**design.v**
```verilog
module float_adder(
    input   clk,
    input   rst,
    input   [31:0]  x,
    input   [31:0]  y,
    output  reg [31:0]  z,
    output  reg [1:0]   overflow  
);
    reg [24:0] m_x, m_y, m_z;
    reg [27:0] m_x_ext, m_y_ext, m_z_ext;
    reg [7:0] e_x, e_y, e_z;
    reg [2:0] s_x, s_y, s_z;
    reg [2:0] state_now;
    parameter S_start = 3'b000;
    parameter S_align = 3'b001;
    parameter S_add = 3'b010;
    parameter S_normal = 3'b011;
    parameter S_overflow = 3'b100;
    parameter S_zerocheck = 3'b101;
    parameter S_IDLE = 3'b110;
    wire [5:0] shift_bit;
    FHB32 fhb32_x(
        .x({4'b0, m_z_ext}),
        .high_bit(shift_bit)
    );
    always @(posedge clk or negedge rst) begin
        if (!rst) begin
            state_now <= S_start;
        end
        else begin
            case(state_now)
                S_start: begin
                    if ((x[30:23] == 8'd255 && x[22:0] != 0) || (y[30:23] == 8'd255 && y[22:0] != 0))
                        state_now <= S_overflow;
                    else if ((x[30:23] == 8'd255 && x[22:0] == 0) || (y[30:23] == 8'd255 && y[22:0] == 0))
                        state_now <= S_overflow;
                    else
                        state_now <= S_zerocheck;
                end
                S_zerocheck: begin
                    if ((m_x[22:0] == 0 && e_x == 8'b0) || (m_y[22:0] == 0 && e_y == 8'b0))
                        state_now <= S_overflow;
                    else
                        state_now <= S_align;
                end
                S_align: state_now <= S_add;
                S_add: begin
                    if (s_x != s_y && m_x_ext == m_y_ext)
                        state_now <= S_overflow;
                    else
                        state_now <= S_normal;
                end
                S_normal: state_now <= S_overflow;
                default: state_now <= S_IDLE;
            endcase
        end
    end
    always @(posedge clk) begin
        case(state_now)
            S_start: begin
                e_x <= x[30:23];
                e_y <= y[30:23];
                m_x <= {2'b01, x[22:0]};  
                m_y <= {2'b01, y[22:0]};
                s_x <= {2'b0, x[31]};
                s_y <= {2'b0, y[31]};
                if ((x[30:23] == 8'd255 && x[22:0] != 0) || (y[30:23] == 8'd255 && y[22:0] != 0)) begin
                    overflow <= 2'b11;
                    s_z <= 3'd1;
                    e_z <= 8'd255;
                    m_z <= 25'h7fffff;
                end
                else if ((x[30:23] == 8'd255 && x[22:0] == 0) || (y[30:23] == 8'd255 && y[22:0] == 0)) begin
                    overflow <= 2'b11;
                    s_z <= {2'b0, x[31]};
                    e_z <= 8'd255;
                    if ((x[30:23] == 8'd255 && x[22:0] == 0) && (y[30:23] == 8'd255 && y[22:0] == 0) && x[31] != y[31]) begin
                        m_z <= 25'h7fffff;
                    end else begin
                        m_z <= 25'b0;
                    end
                end
                else begin
                    overflow <= 2'b00;
                end
            end
            S_zerocheck: begin
                if (m_x[22:0] == 0 && e_x == 8'b0) begin
                    s_z <= s_y;
                    e_z <= e_y;
                    m_z <= m_y;
                end
                else if (m_y[22:0] == 0 && e_y == 8'b0) begin
                    s_z <= s_x;
                    e_z <= e_x;
                    m_z <= m_x;
                end
            end
            S_align: begin
                if (e_x == e_y) begin
                    e_z <= e_x;
                    m_x_ext <= {m_x[23:0], 3'b0};
                    m_y_ext <= {m_y[23:0], 3'b0};
                end else if (e_x < e_y) begin
                    e_z <= e_y;
                    m_x_ext <= {m_x >> (e_y - e_x), 3'b0};
                    m_y_ext <= {m_y[23:0], 3'b0};
                end else begin
                    e_z <= e_x;
                    m_x_ext <= {m_x[23:0], 3'b0};
                    m_y_ext <= {m_y >> (e_x - e_y), 3'b0};
                end
            end
            S_add: begin
                if (s_x == s_y) begin
                    m_z_ext <= m_x_ext + m_y_ext;
                    s_z <= s_x;
                end else begin
                    if (m_x_ext < m_y_ext) begin
                        m_z_ext <= m_y_ext - m_x_ext;
                        s_z <= s_y;
                    end else if (m_x_ext > m_y_ext) begin
                        m_z_ext <= m_x_ext - m_y_ext;
                        s_z <= s_x;
                    end else begin
                        m_z <= 25'd0;
                        e_z <= 8'd0;
                        s_z <= 3'd0;
                    end
                end
            end
            S_normal: begin
                if (m_z_ext[27] == 1'b1) begin
                    if (e_z == 8'd254) begin
                        s_z <= s_x;
                        e_z <= 8'd255;
                        m_z <= 0;
                        overflow <= 2'b01;
                    end else begin
                        m_z <= {1'b0, m_z_ext[26:4]};
                        e_z <= e_z + 8'b1;
                    end
                end else begin
                    if (m_z_ext[26] == 1'b0 && e_z >= 1) begin
                        m_z <= (m_z_ext << (6'd26 - shift_bit)) >> 3;
                        e_z <= e_z + shift_bit - 6'd26;
                    end
                    else begin
                        m_z <= m_z_ext[27:3];
                    end
                end
            end
            S_overflow: begin
                z <= {s_z[0], e_z[7:0], m_z[22:0]};
            end
            default: ;
        endcase
    end
endmodule
module FHB32(
    input [31:0] x,
    output reg [5:0] high_bit
);
    integer i;
    always @(*) begin
        high_bit = 0;
        for (i = 0; i < 32; i = i + 1)
            if (x[i] == 1'b1) high_bit = i[5:0];
    end
endmodule
```
**config.mk**
```make
export PLATFORM = sky130hd
export DESIGN_NAME = float_adder
export DESIGN_NICKNAME = float_adder
export VERILOG_FILES = /design/flow/design.v
export SDC_FILE = /design/flow/constraint.sdc
export NUM_CORES = 4
export LEC_CHECK = 0
export ABC_AREA = 1
export CAP_MARGIN = 20
export CORE_MARGIN = 2
export CORE_UTILIZATION = 70
export CTS_CLUSTER_DIAMETER = 230
export CTS_CLUSTER_SIZE = 71
export SLEW_MARGIN = 20
```
**constraint.sdc**
```tcl
create_clock -name core_clock -period 3.43 [get_ports {clk}]
set_input_delay 0.6860 -clock core_clock [delete_from_list [all_inputs] [get_ports {clk}]]
set_output_delay 0.6860 -clock core_clock [all_outputs]
set_load 0.01 [all_outputs]
```
**run.sh**
```bash
#!/bin/bash
# the make line also repeats each setting of config.mk as NAME=value (left out here)
make -C /OpenROAD-flow-scripts/flow DESIGN_CONFIG=/design/flow/config.mk WORK_HOME=/design/flow/orfs CLKGATE_MAP_FILE= finish
```
==> results.ini, run 1 <==
[outcome]
status=did not finish
failing_step=global routing (5_1_grt)
first-error=[ERROR GRT-0232] Routing congestion too high. Check the congestion heatmap in the GUI.

[global_routing]
overflow=68
grt_use_total_pct=77.18

[synth]
ys_sh_simple_pct=22.65
common_cells=nand2_1, inv_1, nand3_1
top_cell_area_share_pct=36.75
yosys_area_um2=16590
aoi_share_pct=19.31
synth_cells=2144
syn_area_per_cell_um2=7.737
yosysMostFrequentCell=nand2_1
ys_ff=209
floorplan.nets=2323
synth-main-ff-cell=edfxtp_1
syn_area_um2=16590
mux_area_share_pct=0.5431
ys_cells=2144
topCombFamilyByArea=simple AND/OR/NAND/NOR gates
synthAdderAreaFrac_pct=8.795
postSynthSeqShare_pct=37.66
top_cells_by_area=edfxtp_1, nand2_1, ha_1
edf_count=203
xor_share_pct=2.225
synth-async-reset-ratio_pct=2.871
synth.distinct_cells=66
yosysWarnings=2
top_area_cell=edfxtp_1

[floorplan]
dieHeight_um=157.9
core_area_um2=23400
die_area_um2=24950
num_io_pins=100
rows=56
fp.dieW_um=157.9
initial_utilization_pct=70.88

[placed_design]
port_buffers=99
place_hpwl_mm=45.47
place_congestion=1.165

[cts]
hold_buffers=0
htree_levels=1
clock_path_buffers=3
clkSinkCount=209
cts_inserted_buffers=6
cts_root_buffer=clkbuf_16

## routing by layer
metal	track usage, %	overflow
met1	78.05	3
met2	91.04	35
met3	66.08	3
met4	70.66	26
met5	44.10	1
## metrics by stage
stage / instance area, um2 / worst slack [ns] / cells / setup TNS (ns)
4_1_cts: 19910 / -0.2389 / 2681 / -6.161
3_5_place_dp: 18960 / -0.3287 / 2621 / -12.93
3_3_place_gp: 18960 / -0.1559 / 2621 / -4.660
2_1_floorplan: 16700 / -0.05394 / 2144 / -0.4105
## what timing repair did
item	CTS
gates resized	98
pin swaps	47
endpoints found under the setup margin	113
gates cloned	3
setup buffers	51
==> inputs of run 2 (changes only) <==
- CELL_PAD_IN_SITES_GLOBAL_PLACEMENT: default -> 0
- CORE_UTILIZATION: 70 -> 72
- CTS_CLUSTER_DIAMETER: 230 -> 225
- CTS_CLUSTER_SIZE: 71 -> 74
- GPL_TIMING_DRIVEN: default -> 1
- MAX_ROUTING_LAYER: default -> met5
- MIN_ROUTING_LAYER: default -> met1
- PLACE_DENSITY_LB_ADDON: default -> 0.21
- SETUP_SLACK_MARGIN: default -> -0.03
- TNS_END_PERCENT: default -> 25
- clock period: 3.43 -> 2.56 ns (I/O delays scaled with it)
==> results.ini, run 2 <==
[floorplan]
dieHeight_um=155.8  ; -1.4%
core_area_um2=22640  ; -3.3%
num_io_pins=100  ; unchanged
rows=55  ; -1.8%
initial_utilization_pct=73.27  ; +2.4 points
fp.dieW_um=155.8  ; -1.4%
die_area_um2=24270  ; -2.7%

[synth]
synth.distinct_cells=66  ; unchanged
ys_ff=209  ; unchanged
yosys_area_um2=16590  ; unchanged
synthAdderAreaFrac_pct=8.795  ; unchanged
yosysWarnings=2  ; unchanged
ys_sh_simple_pct=22.65  ; unchanged
yosysMostFrequentCell=nand2_1
mux_area_share_pct=0.5431  ; unchanged
ys_cells=2144  ; unchanged
aoi_share_pct=19.31  ; unchanged
edf_count=203  ; unchanged
floorplan.nets=2323  ; unchanged
syn_area_per_cell_um2=7.737  ; unchanged
top_area_cell=edfxtp_1
synth-main-ff-cell=edfxtp_1
syn_area_um2=16590  ; unchanged
common_cells=nand2_1, inv_1, nand3_1
top_cell_area_share_pct=36.75  ; unchanged
synth-async-reset-ratio_pct=2.871  ; unchanged
xor_share_pct=2.225  ; unchanged
top_cells_by_area=edfxtp_1, nand2_1, ha_1
topCombFamilyByArea=simple AND/OR/NAND/NOR gates
synth_cells=2144  ; unchanged
postSynthSeqShare_pct=37.66  ; unchanged

[outcome]
status=did not finish
failing_step=clock tree synthesis (4_1_cts)
first-error=[ERROR DPL-0033] detailed placement checks failed during check placement.

[placed_design]
dp_slack_ns=-1.393  ; -1.064 ns
port_buffers=99  ; unchanged
place_congestion=1.266  ; +8.7%
dp.cells=2886  ; +10%
post_dp_cell_area_um2=21270  ; +12%
place_hpwl_mm=56.92  ; +25%

==> inputs of run 3 (changes only) <==
- CORE_UTILIZATION: 72 -> 70
- CTS_CLUSTER_DIAMETER: 225 -> default
- PLACE_DENSITY_LB_ADDON: 0.21 -> 0.25
- TNS_END_PERCENT: 25 -> 100
- clock period: 2.56 -> 2.88 ns (I/O delays scaled with it)
==> results.ini, run 3 <==
[synth]
ys_ff=209  ; unchanged
synth_cells=2144  ; unchanged
synthAdderAreaFrac_pct=8.795  ; unchanged
ys_cells=2144  ; unchanged
synth.distinct_cells=66  ; unchanged
mux_area_share_pct=0.5431  ; unchanged
top_area_cell=edfxtp_1
yosysWarnings=2  ; unchanged
top_cells_by_area=edfxtp_1, nand2_1, ha_1
edf_count=203  ; unchanged
yosysMostFrequentCell=nand2_1
floorplan.nets=2323  ; unchanged
aoi_share_pct=19.31  ; unchanged
topCombFamilyByArea=simple AND/OR/NAND/NOR gates
synth-async-reset-ratio_pct=2.871  ; unchanged
syn_area_per_cell_um2=7.737  ; unchanged
yosys_area_um2=16590  ; unchanged
synth-main-ff-cell=edfxtp_1
top_cell_area_share_pct=36.75  ; unchanged
syn_area_um2=16590  ; unchanged
ys_sh_simple_pct=22.65  ; unchanged
xor_share_pct=2.225  ; unchanged
postSynthSeqShare_pct=37.66  ; unchanged
common_cells=nand2_1, inv_1, nand3_1

[outcome]
failing_step=global routing (5_1_grt)
first-error=[ERROR GRT-0116] Global routing finished with congestion. Check the congestion regions in the DRC Viewer.
status=did not finish

[placed_design]
place_congestion=1.216  ; -3.9%
post_dp_cell_area_um2=20420  ; -4.0%
port_buffers=99  ; unchanged
place_hpwl_mm=47.83  ; -16%
dp_slack_ns=-0.8252  ; +0.5673 ns

[floorplan]
rows=56  ; +1.8%
fp.dieW_um=157.9  ; +1.4%
initial_utilization_pct=70.88  ; -2.4 points
core_area_um2=23400  ; +3.4%
die_area_um2=24950  ; +2.8%
num_io_pins=100  ; unchanged
dieHeight_um=157.9  ; +1.4%

[cts]
hold_buffers=0
clkSinkCount=209
clock_path_buffers=3
htree_levels=1
cts_root_buffer=clkbuf_16
cts_inserted_buffers=24

[global_routing]
overflow=1332
grt_use_total_pct=96.05

## run 3: repair_timing
item / 4_1_cts
setup buffers: 66
pin swaps: 129
endpoints found under the setup margin: 160
resized: 348
gates cloned: 4
## run 3: routing by layer
metal,GRT overflow,track usage (%)
met1,23,88.19
met2,800,114.2
met3,68,79.47
met4,431,111.4
met5,10,56.52
## run 3: metrics by stage
step                      instances  power [mW]
after floorplan                2144       8.118
after global placement         2802       10.67
after detailed placement       2802       11.03
after CTS                      2910       15.68
==> inputs of run 4 (changes only) <==
- ABC_AREA: 1 -> default
- CELL_PAD_IN_SITES_DETAIL_PLACEMENT: default -> 2
- CELL_PAD_IN_SITES_GLOBAL_PLACEMENT: 0 -> default
- CORE_ASPECT_RATIO: default -> 1.22
- CORE_UTILIZATION: 70 -> 24
- CTS_CLUSTER_SIZE: 74 -> default
- GPL_TIMING_DRIVEN: 1 -> default
- MAX_ROUTING_LAYER: met5 -> default
- MIN_ROUTING_LAYER: met1 -> default
- PLACE_DENSITY_LB_ADDON: 0.25 -> default
- SETUP_SLACK_MARGIN: -0.03 -> 0.58
- SLEW_MARGIN: 20 -> 30
- TNS_END_PERCENT: 100 -> 75
- clock period: 2.88 -> 5.57 ns (I/O delays scaled with it)
==> results.ini, run 4 <==
[synth]
syn_area_per_cell_um2=9.069  ; +17%
common_cells=edfxtp_1, nor2_1, a21oi_1
floorplan.nets=2083  ; -10%
synthAdderAreaFrac_pct=8.449  ; -0.35 points
aoi_share_pct=22.63  ; +3.3 points
yosys_area_um2=17270  ; +4.1%
top_cell_area_share_pct=35.30  ; -1.4 points
ys_ff=209  ; unchanged
mux_area_share_pct=8.362  ; +7.8 points
synth_cells=1904  ; -11%
synth-async-reset-ratio_pct=2.871  ; unchanged
ys_sh_simple_pct=16.09  ; -6.6 points
postSynthSeqShare_pct=36.18  ; -1.5 points
topCombFamilyByArea=AND-OR/OR-AND gates
xor_share_pct=2.623  ; +0.40 points
edf_count=203  ; unchanged
synth-main-ff-cell=edfxtp_1
top_area_cell=edfxtp_1
syn_area_um2=17270  ; +4.1%
synth.distinct_cells=92  ; +39%
ys_cells=1904  ; -11%
yosysWarnings=2  ; unchanged
top_cells_by_area=edfxtp_1, ha_1, a21oi_1
yosysMostFrequentCell=edfxtp_1

[cells_and_area]
fillerInstances=7890
seq_area_um2=6248
logic_area_um2=10160
fin_nets=2123
syn_to_final_growth_pct=16.89

[placed_design]
place_congestion=1.005  ; -17%
place_hpwl_mm=58.96  ; +23%
dp_slack_ns=1.043  ; +1.868 ns
port_buffers=99  ; unchanged

[cts]
clk_latency_ns=0.58
cts_root_buffer=clkbuf_16
clkSinkCount=209  ; unchanged
cts_resized=0  ; -100%
cts_tree=done
clock_path_buffers=3  ; unchanged
clk_transition_reported_paths_ns=0.07
htree_levels=1  ; unchanged
cts_setup_buffers=0  ; -100%
hold_buffers=0  ; unchanged
cts_inserted_buffers=26  ; +8.3%

[pwr]
p_switching_mw=3.065
comb-power_mw=3.22
power-top-group=combinational logic
clkPwrFrac_pct=24.4
internal-power_mw=4.159
combPwrFrac_pct=44.6
power_mw=7.224
powerSeq_mw=2.23
vdd_drop_max_mv=0.2758
power_clock_mw=1.77
switching_share_pct=42.43
power.density_nw_per_um2=357.9
leakagePower_nw=7.568
seq_power_share_pct=30.9

[min_path]
hold_depth=0
hold_path.startpoint=m_z[15]
hold_class=reg2reg
min_to=z[15]

[floorplan]
core_area_um2=71210  ; +200%
die_area_um2=74120  ; +200%
initial_utilization_pct=24.25  ; -47 points
rows=108  ; +93%
num_io_pins=100  ; unchanged
dieHeight_um=300.3  ; +90%
fp.dieW_um=246.8  ; +56%

[timing]
finalCritPeriodShare_pct=85.45
final_max_slew_viol_count=0
rsz0062_at_grt=false
worst_slack_ns=0.8106
fmax_mhz=210.1
period_minus_slack_ns=4.759
worst_pin_slew_ns=1.028
relSlewSlack_pct=31.06
finalHoldViolCount=0
fin_skew_ns=0.02142
tns_ns=0
finalSetupViolCount=0

[critical_path]
worst-path-stages=11
cpLargestDelayFamily=AND-OR/OR-AND gates
worst-r2r-setup-slack_ns=0.81
timing.rr.start=m_z_ext[7]
r2r_cells=11
startpoint=m_z_ext[7]
arrival_ns=5.08
endpoint=m_z[17]
crit_path_max_incr_delay_ns=0.68
slowest_stage=inv_1
worst_setup_path_start_kind=flop
required_ns=5.89
path_class=reg2reg
crit_chain=nor2_1, a221oi_1, nor4_2, o211a_1, nor2_4, ha_1, inv_1, mux4_2, mux2_2, a211o_1, a2111o_1
crit_path_end_kind=flop
cp_max_fo=21
worst-path-buf-inv=1
reg2reg_to=m_z[17]

[route]
wl_per_cell_um=27.67
topRoutingLayerUsed=met5
antenna_cells=0
drc_errors=0
vias=17191
wl_met2_mm=38.80
viasPerCell=5.930
firstDrtPassIters=6
met3_length_mm=5.600
ant_nets=0
routed_wl_mm=80.22
drtIter0Drc=1540
wl_met1_mm=29.54

[global_routing]
grt_pass1_vias=18657
grt_start_max_net_pins=66
antenna_found_initial=1
grt_first_pass_wirelength_mm=120.7
grt_use_total_pct=21.24
overflow=0

[job]
maxCapViolCount=0
warning_count=87

[outcome]
status=timing/DRC/antenna clean

[run 4: through the flow]
step / utilization [%] / area (um2) / hold slack [ns] / cells
6_report: 28.34 / 20180 / 0.4190 / 2899
5_1_grt: 28.34 / 20180 / 0.4311 / 2899
4_1_cts: 28.28 / 20140 / 0.4212 / 2899
3_5_place_dp: 27.07 / 19280 / 0.4057 / 2851
3_3_place_gp: 27.07 / 19270 / 0.4032 / 2851
2_1_floorplan: - / 17270 / 0.4003 / 1904
[run 4: metal layers]
metal	up-vias	global-route usage, %
li1	7199	-
met1	8644	24.35
met2	980	36.46
met3	366	3.338
met4	2	14.06
met5	-	0
[run 4: area by class of cell]
type                    count  area share (%)
flip-flops and latches    209           30.96
inverters                 125           2.325
well taps                 935           5.796
clock inverters            17          0.8492
repair buffers            137           6.323
clock buffers              31           3.422
multi-input cells        1445           50.33
==> inputs of run 5 (changes only) <==
- CELL_PAD_IN_SITES_DETAIL_PLACEMENT: 2 -> default
- CORE_ASPECT_RATIO: 1.22 -> default
- CORE_UTILIZATION: 24 -> 62
- PLACE_DENSITY: default -> 0.36
- SETUP_SLACK_MARGIN: 0.58 -> 0.14
- SLEW_MARGIN: 30 -> 20
- TNS_END_PERCENT: 75 -> default
- clock period: 5.57 -> 2.87 ns (I/O delays scaled with it)
==> results.ini, run 5 <==
[outcome]
status=did not finish
failing_step=global routing (5_1_grt)
first-error=[ERROR DPL-0038] Utilization greater than 100%, impossible to legalize

[synth]
postSynthSeqShare_pct=36.18  ; unchanged
xor_share_pct=2.623  ; unchanged
top_area_cell=edfxtp_1
synth.distinct_cells=92  ; unchanged
mux_area_share_pct=8.362  ; unchanged
synth-main-ff-cell=edfxtp_1
syn_area_um2=17270  ; unchanged
floorplan.nets=2083  ; unchanged
common_cells=edfxtp_1, nor2_1, a21oi_1
synth-async-reset-ratio_pct=2.871  ; unchanged
ys_ff=209  ; unchanged
aoi_share_pct=22.63  ; unchanged
syn_area_per_cell_um2=9.069  ; unchanged
yosys_area_um2=17270  ; unchanged
ys_cells=1904  ; unchanged
edf_count=203  ; unchanged
ys_sh_simple_pct=16.09  ; unchanged
top_cells_by_area=edfxtp_1, ha_1, a21oi_1
yosysMostFrequentCell=edfxtp_1
topCombFamilyByArea=AND-OR/OR-AND gates
yosysWarnings=2  ; unchanged
synth_cells=1904  ; unchanged
synthAdderAreaFrac_pct=8.449  ; unchanged
top_cell_area_share_pct=35.30  ; unchanged

[placed_design]
dp_slack_ns=-0.8285  ; -1.872 ns
place_congestion=1.139  ; +13%
port_buffers=99  ; unchanged
place_hpwl_mm=51.06  ; -13%

[floorplan]
rows=61  ; -44%
num_io_pins=100  ; unchanged
die_area_um2=29200  ; -61%
fp.dieW_um=170.9  ; -31%
core_area_um2=27630  ; -61%
initial_utilization_pct=62.50  ; +38 points
dieHeight_um=170.9  ; -43%

[cts]
clkSinkCount=209  ; unchanged
hold_buffers=0  ; unchanged
htree_levels=1  ; unchanged
cts_root_buffer=clkbuf_16
cts_inserted_buffers=24  ; -7.7%
clock_path_buffers=3  ; unchanged

## run 5: timing repair
action | CTS
setup buffers | 102
pin swaps | 163
setup endpoints to repair | 160
gates resized | 374
cloned | 9
## run 5: per-stage QoR
stage	instance area (um2)	cells
floorplan	18120	1904
global placement	22560	2733
detailed placement	22560	2733
CTS	25950	2882
==> inputs of run 6 (changes only) <==
- CAP_MARGIN: 20 -> 35
- CELL_PAD_IN_SITES_DETAIL_PLACEMENT: default -> 2
- CELL_PAD_IN_SITES_GLOBAL_PLACEMENT: default -> 3
- CORE_ASPECT_RATIO: default -> 0.56
- CORE_UTILIZATION: 62 -> 33
- CTS_CLUSTER_DIAMETER: default -> 119
- CTS_CLUSTER_SIZE: default -> 79
- GPL_ROUTABILITY_DRIVEN: default -> 0
- GPL_TIMING_DRIVEN: default -> 0
- HOLD_SLACK_MARGIN: default -> -0.05
- MAX_ROUTING_LAYER: default -> met4
- MIN_ROUTING_LAYER: default -> met2
- PLACE_DENSITY: 0.36 -> default
- PLACE_DENSITY_LB_ADDON: default -> 0.19
- SETUP_SLACK_MARGIN: 0.14 -> default
- TNS_END_PERCENT: default -> 80
- clock period: 2.87 -> 3.18 ns (I/O delays scaled with it)
==> results.ini, run 6 <==
[outcome]
status=did not finish
failing_step=global routing (5_1_grt)
first-error=[ERROR GRT-0116] Global routing finished with congestion. Check the congestion regions in the DRC Viewer.

[synth]
yosysWarnings=2  ; unchanged
aoi_share_pct=22.63  ; unchanged
floorplan.nets=2083  ; unchanged
top_cells_by_area=edfxtp_1, ha_1, a21oi_1
syn_area_per_cell_um2=9.069  ; unchanged
top_cell_area_share_pct=35.30  ; unchanged
synth-main-ff-cell=edfxtp_1
synth-async-reset-ratio_pct=2.871  ; unchanged
yosys_area_um2=17270  ; unchanged
top_area_cell=edfxtp_1
yosysMostFrequentCell=edfxtp_1
syn_area_um2=17270  ; unchanged
ys_ff=209  ; unchanged
synthAdderAreaFrac_pct=8.449  ; unchanged
mux_area_share_pct=8.362  ; unchanged
postSynthSeqShare_pct=36.18  ; unchanged
topCombFamilyByArea=AND-OR/OR-AND gates
synth.distinct_cells=92  ; unchanged
xor_share_pct=2.623  ; unchanged
common_cells=edfxtp_1, nor2_1, a21oi_1
ys_cells=1904  ; unchanged
ys_sh_simple_pct=16.09  ; unchanged
synth_cells=1904  ; unchanged
edf_count=203  ; unchanged

[cts]
hold_buffers=0  ; unchanged
cts_inserted_buffers=9  ; -63%
htree_levels=1  ; unchanged
clkSinkCount=209  ; unchanged
clock_path_buffers=3  ; unchanged
cts_root_buffer=clkbuf_16

[global_routing]
grt_use_total_pct=70.52
overflow=265

[floorplan]
core_area_um2=51430  ; +86%
num_io_pins=100  ; unchanged
fp.dieW_um=309.7  ; +81%
die_area_um2=54250  ; +86%
rows=62  ; +1.6%
initial_utilization_pct=33.57  ; -29 points
dieHeight_um=175.2  ; +2.5%

[placed_design]
dp.cells=2710  ; -0.84%
port_buffers=99  ; unchanged
place_hpwl_mm=68.86  ; +35%
post_dp_cell_area_um2=19540  ; -13%

run 6: through the flow:
step           TNS, ns  setup WS, ns  power, mW  util (%)
4_1_cts         -23.94       -0.6770      13.56     44.85
3_5_place_dp   -155.31        -1.541      9.995     37.98
3_3_place_gp   -160.24        -1.519      9.784     37.87
2_1_floorplan   -3.891       -0.2891      7.754         -
run 6: repair_timing:
item / in CTS
gates resized: 415
pin swaps: 121
buffers inserted: 175
setup endpoints to repair: 161
cloned: 7
run 6: layer usage:
metal	overflow	global-route usage [%]
met1	-	-
met4	8	34.26
met3	257	86.25
met2	0	75.15
met5	-	-
==> inputs of run 7 (changes only) <==
- CAP_MARGIN: 35 -> 20
- CELL_PAD_IN_SITES_DETAIL_PLACEMENT: 2 -> default
- CELL_PAD_IN_SITES_GLOBAL_PLACEMENT: 3 -> default
- CORE_ASPECT_RATIO: 0.56 -> default
- CORE_UTILIZATION: 33 -> 68
- CTS_CLUSTER_DIAMETER: 119 -> 190
- CTS_CLUSTER_SIZE: 79 -> 93
- GPL_ROUTABILITY_DRIVEN: 0 -> default
- GPL_TIMING_DRIVEN: 0 -> default
- HOLD_SLACK_MARGIN: -0.05 -> default
- MAX_ROUTING_LAYER: met4 -> default
- MIN_ROUTING_LAYER: met2 -> default
- PLACE_DENSITY_LB_ADDON: 0.19 -> default
- TNS_END_PERCENT: 80 -> default
- clock period: 3.18 -> 1.93 ns (I/O delays scaled with it)
==> results.ini, run 7 <==
[synth]
yosysMostFrequentCell=edfxtp_1
ys_cells=1904  ; unchanged
synthAdderAreaFrac_pct=8.449  ; unchanged
postSynthSeqShare_pct=36.18  ; unchanged
ys_ff=209  ; unchanged
edf_count=203  ; unchanged
aoi_share_pct=22.63  ; unchanged
topCombFamilyByArea=AND-OR/OR-AND gates
synth-async-reset-ratio_pct=2.871  ; unchanged
floorplan.nets=2083  ; unchanged
syn_area_per_cell_um2=9.069  ; unchanged
ys_sh_simple_pct=16.09  ; unchanged
yosys_area_um2=17270  ; unchanged
mux_area_share_pct=8.362  ; unchanged
synth.distinct_cells=92  ; unchanged
yosysWarnings=2  ; unchanged
synth-main-ff-cell=edfxtp_1
top_cells_by_area=edfxtp_1, ha_1, a21oi_1
syn_area_um2=17270  ; unchanged
xor_share_pct=2.623  ; unchanged
synth_cells=1904  ; unchanged
top_area_cell=edfxtp_1
top_cell_area_share_pct=35.30  ; unchanged
common_cells=edfxtp_1, nor2_1, a21oi_1

[outcome]
status=did not finish
failing_step=clock tree synthesis (4_1_cts)
first-error=[ERROR DPL-0038] Utilization greater than 100%, impossible to legalize

[floorplan]
fp.dieW_um=163.4  ; -47%
dieHeight_um=163.4  ; -6.8%
rows=58  ; -6.5%
core_area_um2=25040  ; -51%
initial_utilization_pct=68.97  ; +35 points
die_area_um2=26680  ; -51%
num_io_pins=100  ; unchanged

[placed_design]
port_buffers=99  ; unchanged
place_congestion=1.204
dp.cells=2829  ; +4.4%
place_hpwl_mm=61.07  ; -11%

run 7: through the flow:
stage | hold WS [ns] | cell area (um2) | setup slack (ns) | util (%)
after floorplan | 0.09041 | 18360 | -1.539 | -
after global placement | 0.4016 | 23720 | -1.492 | 94.76
after detailed placement | 0.4045 | 23720 | -1.862 | 94.76
==> inputs of run 8 (changes only) <==
- CELL_PAD_IN_SITES_DETAIL_PLACEMENT: default -> 2
- CELL_PAD_IN_SITES_GLOBAL_PLACEMENT: default -> 1
- CORE_ASPECT_RATIO: default -> 1.77
- CORE_UTILIZATION: 68 -> 18
- CTS_CLUSTER_DIAMETER: 190 -> default
- CTS_CLUSTER_SIZE: 93 -> 74
- GPL_ROUTABILITY_DRIVEN: default -> 0
- GPL_TIMING_DRIVEN: default -> 1
- HOLD_SLACK_MARGIN: default -> 0.18
- MAX_ROUTING_LAYER: default -> met4
- MIN_ROUTING_LAYER: default -> met2
- PLACE_DENSITY: default -> 0.9
- SETUP_SLACK_MARGIN: default -> -0.24
- TNS_END_PERCENT: default -> 25
- clock period: 1.93 -> 3.97 ns (I/O delays scaled with it)
==> results.ini, run 8 <==
[outcome]
status=did not finish
failing_step=global routing (5_1_grt)
first-error=[ERROR GRT-0232] Routing congestion too high. Check the congestion heatmap in the GUI.

[synth]
yosysWarnings=2  ; unchanged
topCombFamilyByArea=AND-OR/OR-AND gates
top_area_cell=edfxtp_1
synthAdderAreaFrac_pct=8.449  ; unchanged
ys_cells=1904  ; unchanged
synth-async-reset-ratio_pct=2.871  ; unchanged
aoi_share_pct=22.63  ; unchanged
syn_area_per_cell_um2=9.069  ; unchanged
syn_area_um2=17270  ; unchanged
ys_sh_simple_pct=16.09  ; unchanged
common_cells=edfxtp_1, nor2_1, a21oi_1
xor_share_pct=2.623  ; unchanged
edf_count=203  ; unchanged
top_cell_area_share_pct=35.30  ; unchanged
synth_cells=1904  ; unchanged
top_cells_by_area=edfxtp_1, ha_1, a21oi_1
yosys_area_um2=17270  ; unchanged
postSynthSeqShare_pct=36.18  ; unchanged
yosysMostFrequentCell=edfxtp_1
mux_area_share_pct=8.362  ; unchanged
synth-main-ff-cell=edfxtp_1
ys_ff=209  ; unchanged
synth.distinct_cells=92  ; unchanged
floorplan.nets=2083  ; unchanged

[floorplan]
core_area_um2=95410  ; +280%
initial_utilization_pct=18.10  ; -51 points
rows=151  ; +160%
num_io_pins=100  ; unchanged
fp.dieW_um=236.8  ; +45%
die_area_um2=98530  ; +270%
dieHeight_um=416.1  ; +150%

[placed_design]
place_hpwl_mm=72.26  ; +18%
port_buffers=99  ; unchanged

[cts]
hold_buffers=0
clock_path_buffers=3
htree_levels=1
clkSinkCount=209
cts_inserted_buffers=22
cts_root_buffer=clkbuf_16

[global_routing]
overflow=140
grt_use_total_pct=37.55

## run 8: layer usage
layer	track usage (%)	GRT overflow
met5	-	-
met4	30.94	15
met3	37.81	102
met2	40.43	23
met1	-	-
## run 8: timing repair
action                                  CTS
endpoints found under the setup margin    7
gates resized                             8
buffers inserted                          6
pin swaps                                 4
## run 8: per-stage QoR
| stage | cells | setup slack (ns) | cell area (um2) | TNS (ns) |
|---|---|---|---|---|
| CTS | 3265 | -0.2077 | 21110 | -1.171 |
| global placement | 3220 | 0.07786 | 20290 | 0 |
| detailed placement | 3220 | -0.2279 | 20290 | -1.521 |
| floorplan | 1904 | -0.3487 | 17280 | -9.069 |
==> inputs of run 9 (changes only) <==
- CELL_PAD_IN_SITES_DETAIL_PLACEMENT: 2 -> default
- CELL_PAD_IN_SITES_GLOBAL_PLACEMENT: 1 -> default
- CORE_ASPECT_RATIO: 1.77 -> default
- CORE_UTILIZATION: 18 -> 68
- CTS_CLUSTER_SIZE: 74 -> default
- GPL_ROUTABILITY_DRIVEN: 0 -> default
- GPL_TIMING_DRIVEN: 1 -> default
- HOLD_SLACK_MARGIN: 0.18 -> default
- MAX_ROUTING_LAYER: met4 -> default
- MIN_ROUTING_LAYER: met2 -> default
- PLACE_DENSITY: 0.9 -> default
- SETUP_SLACK_MARGIN: -0.24 -> default
- TNS_END_PERCENT: 25 -> default
- clock period: 3.97 -> 3.47 ns (I/O delays scaled with it)
==> results.ini, run 9 <==
[outcome]
status=complete, but fails checks
so_faults=negative setup slack

[floorplan]
initial_utilization_pct=68.97  ; +51 points
num_io_pins=100  ; unchanged
core_area_um2=25040  ; -74%
fp.dieW_um=163.4  ; -31%
die_area_um2=26680  ; -73%
rows=58  ; -62%
dieHeight_um=163.4  ; -61%

[route]
firstDrtPassIters=14
drc_errors=0
wl_per_cell_um=24.87
vias=17379
ant_nets=0
antenna_cells=0
viasPerCell=7.161
routed_wl_mm=60.36
drtIter0Drc=3069

[synth]
synthAdderAreaFrac_pct=8.449  ; unchanged
synth-main-ff-cell=edfxtp_1
ys_ff=209  ; unchanged
topCombFamilyByArea=AND-OR/OR-AND gates
ys_cells=1904  ; unchanged
mux_area_share_pct=8.362  ; unchanged
yosysMostFrequentCell=edfxtp_1
floorplan.nets=2083  ; unchanged
postSynthSeqShare_pct=36.18  ; unchanged
top_cells_by_area=edfxtp_1, ha_1, a21oi_1
ys_sh_simple_pct=16.09  ; unchanged
synth-async-reset-ratio_pct=2.871  ; unchanged
top_area_cell=edfxtp_1
yosysWarnings=2  ; unchanged
yosys_area_um2=17270  ; unchanged
edf_count=203  ; unchanged
xor_share_pct=2.623  ; unchanged
syn_area_um2=17270  ; unchanged
aoi_share_pct=22.63  ; unchanged
common_cells=edfxtp_1, nor2_1, a21oi_1
synth_cells=1904  ; unchanged
syn_area_per_cell_um2=9.069  ; unchanged
synth.distinct_cells=92  ; unchanged
top_cell_area_share_pct=35.30  ; unchanged

[placed_design]
dp_slack_ns=-0.1699  ; +0.05800 ns
dp.cells=2367  ; -26%
place_congestion=1.173
place_hpwl_mm=44.54  ; -38%
post_dp_cell_area_um2=19530  ; -3.8%
port_buffers=99  ; unchanged

[timing]
fmax_mhz=281.3
worst_slack_ns=-0.08474
worst_pin_slew_ns=0.9023
whs_ns=0.4158
finalSetupViolCount=5
final_max_slew_viol_count=0
rsz0062_at_grt=true
finalCritPeriodShare_pct=102.4
relSlewSlack_pct=39.85
tns_ns=-0.2843
period_minus_slack_ns=3.555
fin_skew_ns=0.02431
finalHoldViolCount=0

[critical_path]
cpLargestDelayFamily=AND-OR/OR-AND gates
crit_path_max_incr_delay_ns=0.39
worst_setup_path_start_kind=flop
crit_top_cell=buf_4
cp_max_fo=8
worst-path-stages=14
path_class=reg2reg
crit_path_end_kind=flop
r2r_cells=14
reg2reg_to=m_z[13]
crit_chain=nor3b_2, o31a_1, o31ai_2, o311ai_1, a31o_2, buf_4, ha_4, inv_8, buf_12, mux4_2, mux2_4, buf_4, a211oi_1, a31oi_1
endpoint=m_z[13]
slowest_stage=edfxtp_1
timing.rr.start=m_z_ext[3]
arrival_ns=3.81
startpoint=m_z_ext[3]
worst-r2r-setup-slack_ns=-0.08
required_ns=3.72
worst-path-buf-inv=4

[pwr]
switching_share_pct=39.71
power.density_nw_per_um2=572.6
combPwrFrac_pct=50.7
vdd_drop_max_mv=0.5255
power_clock_mw=2.46
power_mw=11.88
leakagePower_nw=8.261
powerSeq_mw=3.39
p_switching_mw=4.716
clkPwrFrac_pct=20.7
internal-power_mw=7.160
comb-power_mw=6.03
seq_power_share_pct=28.6
power-top-group=combinational logic

[global_routing]
gr-usage-met1_pct=56.89
grt_pass1_vias=15737
met3_usage_pct=9.878
grt_first_pass_wirelength_mm=89.65
antenna_found_initial=0
grt_start_max_net_pins=66
grt_use_total_pct=43.69
grt.busiest_layer=met2
met2_usage_pct=68.47
overflow=0

[min_path]
hold_class=reg2reg
hold_path.startpoint=m_z[2]
min_to=z[2]
hold_depth=0

[cts]
clk_transition_reported_paths_ns=0.06
cts_inserted_buffers=23  ; +4.5%
clkSinkCount=209  ; unchanged
cts_tree=done
clock_path_buffers=3  ; unchanged
htree_levels=1  ; unchanged
clk_latency_ns=0.53
cts_root_buffer=clkbuf_16
hold_buffers=0  ; unchanged

[job]
warning_count=91
maxCapViolCount=0

[cells_and_area]
fin_nets=2260
post-route-util_pct=82.84
final_cells=2427
fin_area_um2=20740
syn_to_final_growth_pct=20.11

-- run 9: final cells by class --
cell class,count,area (um2)
Tap cell,330,412.9
Inverter,125,476.7
Fill cell,1481,4297
Multi-Input combinational cell,1445,10420
Sequential cell,209,6250
Timing Repair Buffer,277,2431
Clock inverter,16,171.4
Clock buffer,25,583.1
-- run 9: repair_timing --
item	in CTS	in global routing
resized	6	63
buffers inserted	0	18
setup endpoints to repair	17	93
gates cloned	0	1
pin swaps	2	15
-- run 9: layer usage --
layer / vias up / wire length [um]
met2: 1516 / 26620
met5: - / 0
met3: 400 / 8234
met4: 0 / 4535
li1: 7484 / -
met1: 7979 / 20970
==> inputs of run 10 (changes only) <==
- CORE_UTILIZATION: 68 -> 35
- clock period: 3.47 -> 4.22 ns (I/O delays scaled with it)
==> results.ini, run 10 <==
[min_path]
hold_depth=0  ; unchanged
min_to=z[1]
hold_class=reg2reg
hold_path.startpoint=m_z[1]

[timing]
fmax_mhz=247.2  ; -12%
worst_pin_slew_ns=0.9737  ; +0.07146 ns
period_minus_slack_ns=4.045  ; +0.4907 ns
finalCritPeriodShare_pct=95.86  ; -6.6 points
tns_ns=0  ; +0.2843 ns
rsz0062_at_grt=false
final_max_slew_viol_count=0  ; unchanged
finalSetupViolCount=0  ; -5
finalHoldViolCount=0  ; unchanged
relSlewSlack_pct=34.77  ; -5.1 points
fin_skew_ns=0.01614  ; -0.008171 ns

[cells_and_area]
fin_area_um2=20110  ; -3.0%
syn_to_final_growth_pct=16.47
fillerInstances=4865  ; +230%
fin_nets=2167  ; -4.1%
seq_area_um2=6248  ; about the same
logic_area_um2=10100  ; -3.1%

[placed_design]
post_dp_cell_area_um2=19270  ; -1.3%
port_buffers=99  ; unchanged
place_congestion=0.9961  ; -15%
place_hpwl_mm=48.91  ; +9.8%

[pwr]
leakagePower_nw=7.766  ; -6.0%
power-top-group=combinational logic
comb-power_mw=4.10  ; -32%
power_clock_mw=2.24  ; -8.9%
vdd_drop_max_mv=0.2840  ; -46%
switching_share_pct=39.70  ; about the same
powerSeq_mw=2.88  ; -15%
power.density_nw_per_um2=458.9  ; -20%
seq_power_share_pct=31.3  ; +2.7 points
clkPwrFrac_pct=24.3  ; +3.6 points
p_switching_mw=3.664  ; -22%
combPwrFrac_pct=44.4  ; -6.3 points
internal-power_mw=5.565  ; -22%

[critical_path]
cp_max_fo=15  ; +7
worst-r2r-setup-slack_ns=0.17  ; +0.26 ns
required_ns=4.60  ; +0.88 ns
r2r_cells=12  ; -2
worst_setup_path_start_kind=flop
crit_chain=inv_1, a221oi_1, nor4_2, o211a_1, nor2_4, ha_1, xor2_4, mux2i_1, mux4_2, a211oi_2, a211oi_1, o31ai_2
crit_path_max_incr_delay_ns=0.60  ; +0.21 ns
path_class=reg2reg
startpoint=m_z_ext[7]
crit_path_end_kind=flop
reg2reg_to=m_z[14]
endpoint=m_z[14]
worst-path-stages=12  ; -2
cpLargestDelayFamily=AND-OR/OR-AND gates
slowest_stage=edfxtp_1
timing.rr.start=m_z_ext[7]
arrival_ns=4.43  ; +0.62 ns
worst-path-buf-inv=1  ; -3

[synth]
synth-main-ff-cell=edfxtp_1
synth.distinct_cells=92  ; unchanged
xor_share_pct=2.623  ; unchanged
topCombFamilyByArea=AND-OR/OR-AND gates
syn_area_um2=17270  ; unchanged
syn_area_per_cell_um2=9.069  ; unchanged
yosysMostFrequentCell=edfxtp_1
synth_cells=1904  ; unchanged
ys_ff=209  ; unchanged
aoi_share_pct=22.63  ; unchanged
synth-async-reset-ratio_pct=2.871  ; unchanged
floorplan.nets=2083  ; unchanged
synthAdderAreaFrac_pct=8.449  ; unchanged
yosys_area_um2=17270  ; unchanged
ys_cells=1904  ; unchanged
top_area_cell=edfxtp_1
ys_sh_simple_pct=16.09  ; unchanged
top_cells_by_area=edfxtp_1, ha_1, a21oi_1
edf_count=203  ; unchanged
mux_area_share_pct=8.362  ; unchanged
top_cell_area_share_pct=35.30  ; unchanged
yosysWarnings=2  ; unchanged
postSynthSeqShare_pct=36.18  ; unchanged
common_cells=edfxtp_1, nor2_1, a21oi_1

[cts]
clk_latency_ns=0.55  ; +0.02 ns
clk_transition_reported_paths_ns=0.06  ; about the same
clock_path_buffers=3  ; unchanged
htree_levels=1  ; unchanged
cts_inserted_buffers=25  ; +8.7%
hold_buffers=0  ; unchanged
cts_root_buffer=clkbuf_16
clkSinkCount=209  ; unchanged
cts_tree=done

[route]
firstDrtPassIters=8  ; -6
routed_wl_mm=62.82  ; +4.1%
vias=15776  ; -9.2%
drc_errors=0  ; unchanged
ant_nets=0  ; unchanged
wl_per_cell_um=23.54  ; -5.4%
antenna_cells=0  ; unchanged
viasPerCell=5.911  ; -17%
drtIter0Drc=1677  ; -45%

[floorplan]
num_io_pins=100  ; unchanged
rows=81  ; +40%
core_area_um2=48850  ; +95%
dieHeight_um=226.1  ; +38%
die_area_um2=51130  ; +92%
fp.dieW_um=226.1  ; +38%
initial_utilization_pct=35.35  ; -34 points

[global_routing]
grt_pass1_vias=15076  ; -4.2%
overflow=0  ; unchanged
gr-usage-met1_pct=33.37  ; -24 points
grt.busiest_layer=met2
antenna_found_initial=1  ; +1
grt_start_max_net_pins=66  ; unchanged
met3_usage_pct=3.266  ; -6.6 points
met2_usage_pct=38.85  ; -30 points
grt_first_pass_wirelength_mm=94.36  ; +5.3%
grt_use_total_pct=24.31  ; -19 points

[job]
maxCapViolCount=0  ; unchanged
warning_count=87  ; -4.4%

[outcome]
status=timing/DRC/antenna clean

## run 10: per-layer routing
layer	share of wire [%]	vias up	wire, um
met5	0.022	-	14
met1	43	7604	26860
met3	7.5	138	4683
li1	-	7295	-
met4	4.3	2	2685
met2	45	737	28580
## run 10: repair_timing
item,CTS,global route
hold endpoints to repair,0,0
gates resized,0,1
endpoints found under the setup margin,0,1
setup buffers,0,0
## run 10: stage by stage
| stage | utilization [%] | hold WS (ns) | setup slack (ns) | total power, mW | cells |
|---|---|---|---|---|---|
| global placement | 39.44 | 0.4014 | 0.2726 | 6.914 | 2625 |
| floorplan | - | 0.4003 | 0.02102 | 5.568 | 1904 |
| global route | 41.17 | 0.4219 | 0.03405 | 9.696 | 2669 |
| CTS | 41.17 | 0.4220 | 0.2183 | 9.187 | 2669 |
| detailed placement | 39.44 | 0.4065 | 0.2201 | 6.914 | 2625 |
| finish | 41.17 | 0.4190 | 0.1746 | 9.229 | 2669 |
## run 10: area by class of cell
class	count	share of cell area (%)
clock buffer	27	3.148
multi-input combinational	1445	50.20
sequential	209	31.07
tap	664	4.131
timing repair buffer	182	8.088
clock inverter	17	1.033
inverter	125	2.333
==> inputs of run 11 (changes only) <==
- CELL_PAD_IN_SITES_DETAIL_PLACEMENT: default -> 0
- CELL_PAD_IN_SITES_GLOBAL_PLACEMENT: default -> 3
- CORE_MARGIN: 2 -> 9
- CORE_UTILIZATION: 35 -> 60
- CTS_CLUSTER_SIZE: default -> 98
- GPL_TIMING_DRIVEN: default -> 1
- MAX_ROUTING_LAYER: default -> met5
- PLACE_DENSITY: default -> 0.44
- TNS_END_PERCENT: default -> 35
- clock period: 4.22 -> 6.62 ns (I/O delays scaled with it)
==> results.ini, run 11 <==
[outcome]
status=did not finish
failing_step=global placement without I/O (3_1_place_gp_skip_io)
first-error=[ERROR GPL-0301] Utilization 127.802 % exceeds 100%.

[synth]
synthAdderAreaFrac_pct=8.449  ; unchanged
synth-main-ff-cell=edfxtp_1
xor_share_pct=2.623  ; unchanged
synth.distinct_cells=92  ; unchanged
ys_sh_simple_pct=16.09  ; unchanged
ys_cells=1904  ; unchanged
top_cells_by_area=edfxtp_1, ha_1, a21oi_1
topCombFamilyByArea=AND-OR/OR-AND gates
syn_area_um2=17270  ; unchanged
floorplan.nets=2083  ; unchanged
top_area_cell=edfxtp_1
syn_area_per_cell_um2=9.069  ; unchanged
mux_area_share_pct=8.362  ; unchanged
ys_ff=209  ; unchanged
yosys_area_um2=17270  ; unchanged
synth_cells=1904  ; unchanged
top_cell_area_share_pct=35.30  ; unchanged
postSynthSeqShare_pct=36.18  ; unchanged
aoi_share_pct=22.63  ; unchanged
edf_count=203  ; unchanged
yosysWarnings=2  ; unchanged
yosysMostFrequentCell=edfxtp_1
synth-async-reset-ratio_pct=2.871  ; unchanged
common_cells=edfxtp_1, nor2_1, a21oi_1

[floorplan]
die_area_um2=35210  ; -31%
dieHeight_um=187.6  ; -17%
initial_utilization_pct=61.48  ; +26 points
core_area_um2=28090  ; -43%
rows=61  ; -25%
fp.dieW_um=187.6  ; -17%

==> inputs of run 12 (changes only) <==
- ABC_AREA: default -> 1
- CELL_PAD_IN_SITES_DETAIL_PLACEMENT: 0 -> default
- CELL_PAD_IN_SITES_GLOBAL_PLACEMENT: 3 -> default
- CORE_ASPECT_RATIO: default -> 1.14
- CORE_MARGIN: 9 -> 2
- CORE_UTILIZATION: 60 -> 72
- CTS_CLUSTER_SIZE: 98 -> default
- GPL_TIMING_DRIVEN: 1 -> default
- MAX_ROUTING_LAYER: met5 -> default
- PLACE_DENSITY: 0.44 -> default
- SETUP_SLACK_MARGIN: default -> -0.37
- SLEW_MARGIN: 20 -> 40
- TNS_END_PERCENT: 35 -> default
- clock period: 6.62 -> 3.83 ns (I/O delays scaled with it)
==> results.ini, run 12 <==
[outcome]
status=complete, but fails checks
so_faults=negative setup slack

[synth]
syn_area_per_cell_um2=7.737  ; -15%
synthAdderAreaFrac_pct=8.795  ; +0.35 points
postSynthSeqShare_pct=37.66  ; +1.5 points
xor_share_pct=2.225  ; -0.40 points
yosysMostFrequentCell=nand2_1
ys_sh_simple_pct=22.65  ; +6.6 points
edf_count=203  ; unchanged
yosys_area_um2=16590  ; -3.9%
ys_cells=2144  ; +13%
syn_area_um2=16590  ; -3.9%
ys_ff=209  ; unchanged
common_cells=nand2_1, inv_1, nand3_1
synth-main-ff-cell=edfxtp_1
synth.distinct_cells=66  ; -28%
top_cell_area_share_pct=36.75  ; +1.4 points
synth-async-reset-ratio_pct=2.871  ; unchanged
yosysWarnings=2  ; unchanged
top_cells_by_area=edfxtp_1, nand2_1, ha_1
aoi_share_pct=19.31  ; -3.3 points
synth_cells=2144  ; +13%
topCombFamilyByArea=simple AND/OR/NAND/NOR gates
mux_area_share_pct=0.5431  ; -7.8 points
floorplan.nets=2323  ; +12%
top_area_cell=edfxtp_1

[critical_path]
crit_top_cell=nand2_1
cpLargestDelayFamily=simple AND/OR/NAND/NOR gates
arrival_ns=4.31
r2r_cells=37
startpoint=m_z_ext[4]
worst-path-buf-inv=3
timing.rr.start=m_z_ext[4]
crit_path_end_kind=flop
worst_setup_path_start_kind=flop
required_ns=4.07
path_class=reg2reg
worst-path-stages=37
slowest_stage=edfxtp_1
endpoint=e_z[7]
reg2reg_to=e_z[7]
crit_path_max_incr_delay_ns=0.41
worst-r2r-setup-slack_ns=-0.24
cp_max_fo=3

[global_routing]
grt_first_pass_wirelength_mm=90.86
overflow=0
grt_start_max_net_pins=66
grt_pass1_vias=16273
grt_use_total_pct=47.83
antenna_found_initial=0

[job]
warning_count=91
maxCapViolCount=0

[pwr]
clkPwrFrac_pct=24.0
comb-power_mw=4.58
vdd_drop_max_mv=0.4452
power.density_nw_per_um2=536.9
power-top-group=combinational logic
leakagePower_nw=8.087
powerSeq_mw=3.13
p_switching_mw=4.328
internal-power_mw=5.819
switching_share_pct=42.65
combPwrFrac_pct=45.1
power_clock_mw=2.44
seq_power_share_pct=30.9

[timing]
finalCritPeriodShare_pct=106.3
rsz0062_at_grt=true
worst_slack_ns=-0.2425
fmax_mhz=245.6
fin_skew_ns=0.01942
relSlewSlack_pct=45.91
worst_pin_slew_ns=0.8113
finalHoldViolCount=0
tns_ns=-0.9940
finalSetupViolCount=19
final_max_slew_viol_count=0
period_minus_slack_ns=4.072

[min_path]
hold_depth=0
hold_path.startpoint=m_z[3]
hold_class=reg2reg
min_to=z[3]

[placed_design]
port_buffers=99
place_congestion=1.156
place_hpwl_mm=43.08
post_dp_cell_area_um2=18020

[route]
antenna_cells=0
drc_errors=0
vias=17532
wl_per_cell_um=23.36
firstDrtPassIters=14
ant_nets=0
routed_wl_mm=59.46
viasPerCell=6.889
drtIter0Drc=3471

[cts]
hold_buffers=0
clock_path_buffers=3
cts_tree=done
clk_transition_reported_paths_ns=0.06
cts_inserted_buffers=22
htree_levels=1
clk_latency_ns=0.52
clkSinkCount=209
cts_root_buffer=clkbuf_16

[cells_and_area]
fin_area_um2=18900
fin_nets=2403
syn_to_final_growth_pct=13.94
post-route-util_pct=83.13

[floorplan]
core_area_um2=22740  ; -19%
rows=59  ; -3.3%
fp.dieW_um=146.2  ; -22%
dieHeight_um=166.1  ; -12%
num_io_pins=100
die_area_um2=24270  ; -31%
initial_utilization_pct=72.96  ; +11 points

-- run 12: area by class of cell --
class / instances / area, um2
Clock buffer: 27 / 590.6
Clock inverter: 13 / 224.0
Fill cell: 1412 / 3836
Inverter: 258 / 973.4
Multi-Input combinational cell: 1564 / 8929
Sequential cell: 209 / 6248
Tap cell: 305 / 381.6
Timing Repair Buffer: 169 / 1554
-- run 12: metrics by stage --
stage,cells,hold WS (ns),total power [mW],setup slack [ns]
floorplan,2144,0.4003,5.997,-0.1718
global placement,2502,0.4025,7.268,0.08968
detailed placement,2502,0.4093,7.388,-0.3618
CTS,2542,0.4180,9.830,-0.3324
global route,2545,0.4208,10.55,-0.4611
finish,2545,0.4206,10.15,-0.2425
-- run 12: per-layer routing --
metal	part of all wire (%)	GRT usage, %
met5	0	0
met4	9.0	30.65
met3	14	11.46
met2	44	74.59
met1	33	60.00
-- run 12: what timing repair did --
| item | 4_1_cts | 5_1_grt |
|---|---|---|
| resized | 2 | 8 |
| setup endpoints to repair | 1 | 8 |
| setup buffers | 0 | 3 |
| pin swaps | 0 | 2 |
==> inputs of run 13 (changes only) <==
- CELL_PAD_IN_SITES_DETAIL_PLACEMENT: default -> 2
- CELL_PAD_IN_SITES_GLOBAL_PLACEMENT: default -> 2
- CORE_ASPECT_RATIO: 1.14 -> default
- CORE_UTILIZATION: 72 -> 51
- CTS_CLUSTER_DIAMETER: default -> 201
- MAX_ROUTING_LAYER: default -> met5
- PLACE_DENSITY_LB_ADDON: default -> 0.29
- SETUP_SLACK_MARGIN: -0.37 -> default
- SLEW_MARGIN: 40 -> 20
- TNS_END_PERCENT: default -> 100
- clock period: 3.83 -> 5.51 ns (I/O delays scaled with it)
==> results.ini, run 13 <==
[synth]
synth-main-ff-cell=edfxtp_1
topCombFamilyByArea=simple AND/OR/NAND/NOR gates
synth_cells=2144  ; unchanged
yosysMostFrequentCell=nand2_1
edf_count=203  ; unchanged
top_area_cell=edfxtp_1
syn_area_per_cell_um2=7.737  ; unchanged
ys_cells=2144  ; unchanged
floorplan.nets=2323  ; unchanged
postSynthSeqShare_pct=37.66  ; unchanged
syn_area_um2=16590  ; unchanged
top_cells_by_area=edfxtp_1, nand2_1, ha_1
yosysWarnings=2  ; unchanged
xor_share_pct=2.225  ; unchanged
synth.distinct_cells=66  ; unchanged
synth-async-reset-ratio_pct=2.871  ; unchanged
aoi_share_pct=19.31  ; unchanged
yosys_area_um2=16590  ; unchanged
ys_sh_simple_pct=22.65  ; unchanged
mux_area_share_pct=0.5431  ; unchanged
ys_ff=209  ; unchanged
top_cell_area_share_pct=36.75  ; unchanged
synthAdderAreaFrac_pct=8.795  ; unchanged
common_cells=nand2_1, inv_1, nand3_1

[outcome]
failing_step=global placement without I/O (3_1_place_gp_skip_io)
status=did not finish
first-error=[ERROR FLW-0024] Place density exceeds 1.0 (current PLACE_DENSITY_LB_ADDON =  0.29). Please check if the value of  PLACE_DENSITY_LB_ADDON is between 0 and 0.99.

[floorplan]
die_area_um2=33980  ; +40%
initial_utilization_pct=51.38  ; -22 points
core_area_um2=32290  ; +42%
rows=66  ; +12%
dieHeight_um=184.4  ; +11%
fp.dieW_um=184.4  ; +26%

==> inputs of run 14 (changes only) <==
- ABC_AREA: 1 -> default
- CAP_MARGIN: 20 -> 30
- CELL_PAD_IN_SITES_GLOBAL_PLACEMENT: 2 -> 0
- CORE_ASPECT_RATIO: default -> 0.52
- CORE_MARGIN: 2 -> 10
- CORE_UTILIZATION: 51 -> 59
- CTS_CLUSTER_DIAMETER: 201 -> 153
- CTS_CLUSTER_SIZE: default -> 79
- GPL_ROUTABILITY_DRIVEN: default -> 0
- GPL_TIMING_DRIVEN: default -> 1
- HOLD_SLACK_MARGIN: default -> 0.26
- MAX_ROUTING_LAYER: met5 -> met4
- PLACE_DENSITY_LB_ADDON: 0.29 -> 0.22
- SETUP_SLACK_MARGIN: default -> 1.34
- TNS_END_PERCENT: 100 -> 65
- clock period: 5.51 -> 5.24 ns (I/O delays scaled with it)
==> results.ini, run 14 <==
[outcome]
failing_step=detailed placement (3_5_place_dp)
status=did not finish
first-error=[ERROR DPL-0033] detailed placement checks failed during check placement.

[synth]
syn_area_um2=17270  ; +4.1%
syn_area_per_cell_um2=9.069  ; +17%
top_cells_by_area=edfxtp_1, ha_1, a21oi_1
mux_area_share_pct=8.362  ; +7.8 points
synth.distinct_cells=92  ; +39%
postSynthSeqShare_pct=36.18  ; -1.5 points
edf_count=203  ; unchanged
top_area_cell=edfxtp_1
yosysMostFrequentCell=edfxtp_1
synth-async-reset-ratio_pct=2.871  ; unchanged
xor_share_pct=2.623  ; +0.40 points
top_cell_area_share_pct=35.30  ; -1.4 points
yosys_area_um2=17270  ; +4.1%
yosysWarnings=2  ; unchanged
synthAdderAreaFrac_pct=8.449  ; -0.35 points
aoi_share_pct=22.63  ; +3.3 points
floorplan.nets=2083  ; -10%
synth_cells=1904  ; -11%
topCombFamilyByArea=AND-OR/OR-AND gates
ys_ff=209  ; unchanged
ys_cells=1904  ; -11%
synth-main-ff-cell=edfxtp_1
common_cells=edfxtp_1, nor2_1, a21oi_1
ys_sh_simple_pct=16.09  ; -6.6 points

[floorplan]
core_area_um2=29000  ; -10%
fp.dieW_um=257.2  ; +40%
die_area_um2=36880  ; +8.5%
rows=45  ; -32%
dieHeight_um=143.4  ; -22%
initial_utilization_pct=59.55  ; +8.2 points
num_io_pins=100

[placed_design]
port_buffers=99

run 14: through the flow:
| step | instance area [um2] | instances | worst slack, ns | power [mW] | hold slack, ns |
|---|---|---|---|---|---|
| after floorplan | 17300 | 1904 | 1.298 | 4.488 | 0.4003 |
| after global placement | 18580 | 2310 | 1.288 | 5.362 | 0.4054 |
==> inputs of run 15 (changes only) <==
- ABC_AREA: default -> 1
- CAP_MARGIN: 30 -> 20
- CELL_PAD_IN_SITES_DETAIL_PLACEMENT: 2 -> default
- CELL_PAD_IN_SITES_GLOBAL_PLACEMENT: 0 -> default
- CORE_ASPECT_RATIO: 0.52 -> default
- CORE_MARGIN: 10 -> 2
- CORE_UTILIZATION: 59 -> 68
- CTS_CLUSTER_DIAMETER: 153 -> 198
- CTS_CLUSTER_SIZE: 79 -> 33
- GPL_ROUTABILITY_DRIVEN: 0 -> default
- GPL_TIMING_DRIVEN: 1 -> default
- HOLD_SLACK_MARGIN: 0.26 -> default
- MAX_ROUTING_LAYER: met4 -> default
- PLACE_DENSITY_LB_ADDON: 0.22 -> default
- SETUP_SLACK_MARGIN: 1.34 -> 0.77
- TNS_END_PERCENT: 65 -> default
- clock period: 5.24 -> 3.03 ns (I/O delays scaled with it)
==> results.ini, run 15 <==
[placed_design]
port_buffers=99  ; unchanged
dp.cells=2760
dp_slack_ns=-0.6821
place_congestion=1.207
post_dp_cell_area_um2=20080
place_hpwl_mm=45.29

[synth]
synth-main-ff-cell=edfxtp_1
xor_share_pct=2.225  ; -0.40 points
synth_cells=2144  ; +13%
syn_area_per_cell_um2=7.737  ; -15%
ys_ff=209  ; unchanged
yosysMostFrequentCell=nand2_1
yosys_area_um2=16590  ; -3.9%
top_area_cell=edfxtp_1
yosysWarnings=2  ; unchanged
mux_area_share_pct=0.5431  ; -7.8 points
synth.distinct_cells=66  ; -28%
synth-async-reset-ratio_pct=2.871  ; unchanged
ys_cells=2144  ; +13%
synthAdderAreaFrac_pct=8.795  ; +0.35 points
edf_count=203  ; unchanged
syn_area_um2=16590  ; -3.9%
ys_sh_simple_pct=22.65  ; +6.6 points
common_cells=nand2_1, inv_1, nand3_1
aoi_share_pct=19.31  ; -3.3 points
postSynthSeqShare_pct=37.66  ; +1.5 points
top_cell_area_share_pct=36.75  ; +1.4 points
top_cells_by_area=edfxtp_1, nand2_1, ha_1
topCombFamilyByArea=simple AND/OR/NAND/NOR gates
floorplan.nets=2323  ; +12%

[floorplan]
die_area_um2=25660  ; -30%
rows=57  ; +27%
num_io_pins=100  ; unchanged
dieHeight_um=160.2  ; +12%
fp.dieW_um=160.2  ; -38%
core_area_um2=24110  ; -17%
initial_utilization_pct=68.82  ; +9.3 points

[cts]
cts_inserted_buffers=10
clock_path_buffers=3
htree_levels=1
cts_root_buffer=clkbuf_16
clkSinkCount=209
hold_buffers=0

[outcome]
status=did not finish
first-error=[ERROR GRT-0116] Global routing finished with congestion. Check the congestion regions in the DRC Viewer.
failing_step=global routing (5_1_grt)

[global_routing]
overflow=16
grt_use_total_pct=72.11

[run 15: layer usage]
layer / GRT usage [%] / GRT overflow
met1: 74.22 / 0
met4: 71.54 / 8
met3: 52.08 / 2
met5: 9.470 / 0
met2: 91.64 / 6
[run 15: repair_timing]
item	in CTS
endpoints found under the setup margin	167
gates resized	329
gates cloned	10
pin swaps	140
buffers inserted	105
==> inputs of run 16 (changes only) <==
- CORE_UTILIZATION: 68 -> 66
- CTS_CLUSTER_DIAMETER: 198 -> 250
- CTS_CLUSTER_SIZE: 33 -> default
- SETUP_SLACK_MARGIN: 0.77 -> default
- clock period: 3.03 -> 3.18 ns (I/O delays scaled with it)
==> results.ini, run 16 <==
[synth]
postSynthSeqShare_pct=37.66  ; unchanged
mux_area_share_pct=0.5431  ; unchanged
top_cells_by_area=edfxtp_1, nand2_1, ha_1
yosys_area_um2=16590  ; unchanged
synth-async-reset-ratio_pct=2.871  ; unchanged
topCombFamilyByArea=simple AND/OR/NAND/NOR gates
synth.distinct_cells=66  ; unchanged
top_area_cell=edfxtp_1
yosysWarnings=2  ; unchanged
ys_ff=209  ; unchanged
syn_area_per_cell_um2=7.737  ; unchanged
xor_share_pct=2.225  ; unchanged
synthAdderAreaFrac_pct=8.795  ; unchanged
top_cell_area_share_pct=36.75  ; unchanged
synth_cells=2144  ; unchanged
synth-main-ff-cell=edfxtp_1
aoi_share_pct=19.31  ; unchanged
common_cells=nand2_1, inv_1, nand3_1
floorplan.nets=2323  ; unchanged
ys_sh_simple_pct=22.65  ; unchanged
ys_cells=2144  ; unchanged
syn_area_um2=16590  ; unchanged
yosysMostFrequentCell=nand2_1
edf_count=203  ; unchanged

[outcome]
first-error=[ERROR GRT-0232] Routing congestion too high. Check the congestion heatmap in the GUI.
failing_step=global routing (5_1_grt)
status=did not finish

[global_routing]
grt_use_total_pct=111.1
overflow=3266

[floorplan]
rows=58  ; +1.8%
num_io_pins=100  ; unchanged
fp.dieW_um=162.5  ; +1.5%
die_area_um2=26420  ; +2.9%
initial_utilization_pct=66.64  ; -2.2 points
dieHeight_um=162.5  ; +1.5%
core_area_um2=24890  ; +3.3%

[placed_design]
place_hpwl_mm=44.85  ; -0.96%
place_congestion=1.123  ; -7.0%
dp_slack_ns=-0.5846  ; +0.09755 ns
port_buffers=99  ; unchanged

[cts]
htree_levels=1  ; unchanged
cts_inserted_buffers=23  ; +13
clock_path_buffers=3  ; unchanged
clkSinkCount=209  ; unchanged
cts_root_buffer=clkbuf_16
hold_buffers=0  ; unchanged

-- run 16: timing repair --
action,4_1_cts
gates cloned,6
resized,370
endpoints found under the setup margin,156
pin swaps,157
buffers inserted,118
-- run 16: routing by layer --
| metal | overflow | global-route usage (%) |
|---|---|---|
| met5 | 24 | 80.87 |
| met4 | 689 | 124.5 |
| met3 | 119 | 89.56 |
| met2 | 2334 | 144.0 |
| met1 | 100 | 93.88 |
-- run 16: through the flow --
step	cells	area (um2)	util [%]
2_1_floorplan	2144	16710	-
3_3_place_gp	2741	19850	79.75
3_5_place_dp	2741	19850	79.75
4_1_cts	2882	22620	90.88
Power is estimated from default activity; no workload was simulated.
